==> flow/design.v (excerpt) <==
module conv_top
#(
    parameter DATA_WIDTH  = 8,
    parameter KERNEL_SIZE = 25
)
(
    input  logic                     i_clk,
    input  logic                     i_arstn,
	input  logic                     i_arstn_perf,
	input  logic                     i_enable_count2,
    input  logic                     i_ready,
    input  logic                     i_valid,
    input  logic [KERNEL_SIZE - 1:0] i_bit_X,
    input  logic [KERNEL_SIZE - 1:0] i_bit_K,
    output logic [              1:0] o_conv,
    output logic                     o_ready,
    output logic                     o_valid,
	output logic [             31:0] o_perf_cycle_count,
	output logic [             31:0] o_perf_cycle_count2
);
    logic [3:0] s_count;
    logic s_valid_data_in;
    logic s_valid_data_out;
	logic [KERNEL_SIZE - 1:0] s_bit_X_delayed;
	logic [KERNEL_SIZE - 1:0] s_bit_K_delayed;
    logic [1:0] s_product [KERNEL_SIZE - 1:0];
    localparam N_OF_2FA = KERNEL_SIZE - 1;
    logic [N_OF_2FA - 1:0] s_carry_in;
    logic [N_OF_2FA - 1:0] s_carry_out;
    always_ff @(posedge i_clk, negedge i_arstn) begin
        if (~ i_arstn) begin
            s_bit_X_delayed <= '0;
            s_bit_K_delayed <= '0;
        end
        else if (s_valid_data_in) begin
            s_bit_X_delayed <= i_bit_X;
            s_bit_K_delayed <= i_bit_K;
        end
    end
    genvar i;
    generate
        for (i = 0; i < KERNEL_SIZE; i++) begin : serial_multipier
            serial_mul #(
                .DATA_WIDTH ( DATA_WIDTH )
            ) S_MUL0 (
                .i_clk     ( i_clk              ),
                .i_arstn   ( i_arstn            ),
  ...
Size: ~4,200 cells after synthesis, ~670 flip-flops, about 120 I/O pins, ~37,000 µm² of cells after synthesis.
export LEC_CHECK = 0
export ABC_AREA = 1
export CAP_MARGIN = 20
export CORE_ASPECT_RATIO = 0.9
export CORE_MARGIN = 2
export CORE_UTILIZATION = 72
export CTS_CLUSTER_DIAMETER = 259
export GPL_ROUTABILITY_DRIVEN = 1
export MAX_ROUTING_LAYER = met4
export MIN_ROUTING_LAYER = met1
export PLACE_DENSITY_LB_ADDON = 0.01
export SETUP_SLACK_MARGIN = 0.71
export SLEW_MARGIN = 30
export TNS_END_PERCENT = 90
create_clock -name core_clock -period 5.09 [get_ports {i_clk}]
run.sh (not shown) runs the stock make flow with config.mk's settings and CLKGATE_MAP_FILE=.
The baseline completed and failed the layout checks on setup timing.
==> next run, changes <==
Settings changed: ABC_AREA 1 to unset, CORE_ASPECT_RATIO 0.9 to unset, CORE_UTILIZATION 72 to 66, CTS_CLUSTER_DIAMETER 259 to unset, GPL_ROUTABILITY_DRIVEN 1 to unset, MAX_ROUTING_LAYER met4 to unset, MIN_ROUTING_LAYER met1 to unset, PLACE_DENSITY_LB_ADDON 0.01 to unset, SETUP_SLACK_MARGIN 0.71 to unset, SLEW_MARGIN 30 to 20, TNS_END_PERCENT 90 to unset.
Clock period 5.09 ns to 10.6 ns, I/O delays scaled along.
=> The new run finished with timing, DRC and antenna clean; clock skew hardly moves; non-clock buffer count fell by 416; power decreases by 55%; setup slack improves by 4.0 ns.
==> next run, changes <==
Settings changed: CORE_UTILIZATION 66 to 38.
Clock period 10.6 ns to 16.8 ns, I/O delays scaled along.
Cell area goes up by 2.2%.
Global-route usage goes down by 9.3 points.
Routed wire length goes up by 5.1%.
Via count barely changes.
Combinational power goes down by 34%.
First-iteration DRC count goes up by 5.0%.
Setup slack is better by 4.9 ns.
Area after synthesis stays the same.
Non-clock buffer count goes down by 1.
Sequential share of layout area goes down by 0.90 points.
==> next run, changes <==
Settings changed: CORE_MARGIN 2 to 3, CORE_UTILIZATION 38 to 40, SLEW_MARGIN 20 to 35.
Clock period 16.8 ns to 5.68 ns, I/O delays scaled along.
Result: This time the run reached the layout checks and failed them: setup timing. Final area increases by a few percent. Wire length increases by a few percent. Total power increases to 3.2 times its value. Sequential cell count stays the same.
==> next run, changes <==
Settings changed: ABC_AREA set to 1, CORE_ASPECT_RATIO set to 0.82, CORE_MARGIN 3 to 8, CORE_UTILIZATION 40 to 45, CTS_CLUSTER_DIAMETER set to 160, GPL_TIMING_DRIVEN set to 1, HOLD_SLACK_MARGIN set to 0.12.
What happened: The new run finished but failed the layout checks on setup timing; design area goes up by a few percent; setup slack gets better by 0.040 ns; synthesized cell count goes up by well over a third; combinational power goes down by roughly a tenth; sequential power barely changes; clock skew goes down by 0.0081 ns; fmax goes up slightly; first-iteration DRC count goes up by well over a third; register-to-register slack gets better by 0.27 ns; core utilization goes up by 5.5 points.
==> next run, changes <==
Settings changed: CELL_PAD_IN_SITES_DETAIL_PLACEMENT set to 2, CORE_MARGIN 8 to 9, CTS_CLUSTER_SIZE set to 16, GPL_TIMING_DRIVEN 1 to 0, SETUP_SLACK_MARGIN set to 0.56.
Clock period 5.68 ns to 5.49 ns, I/O delays scaled along.
What happened:
- The changed run finished with capacitance limit, slew limit, setup timing left
- register-to-register slack loses 2.0 ns
- power goes up by 20%
- die size goes up by 1.3%
- via count goes up by 37%
- area after synthesis does not change
- setup slack loses 2.0 ns
- global-route usage goes up by 26 points
- worst hold slack loses 0.17 ns
- wire length goes up to 3.0 times its value
- synthesized cell count does not change
Power and IR drop assume default switching activity.
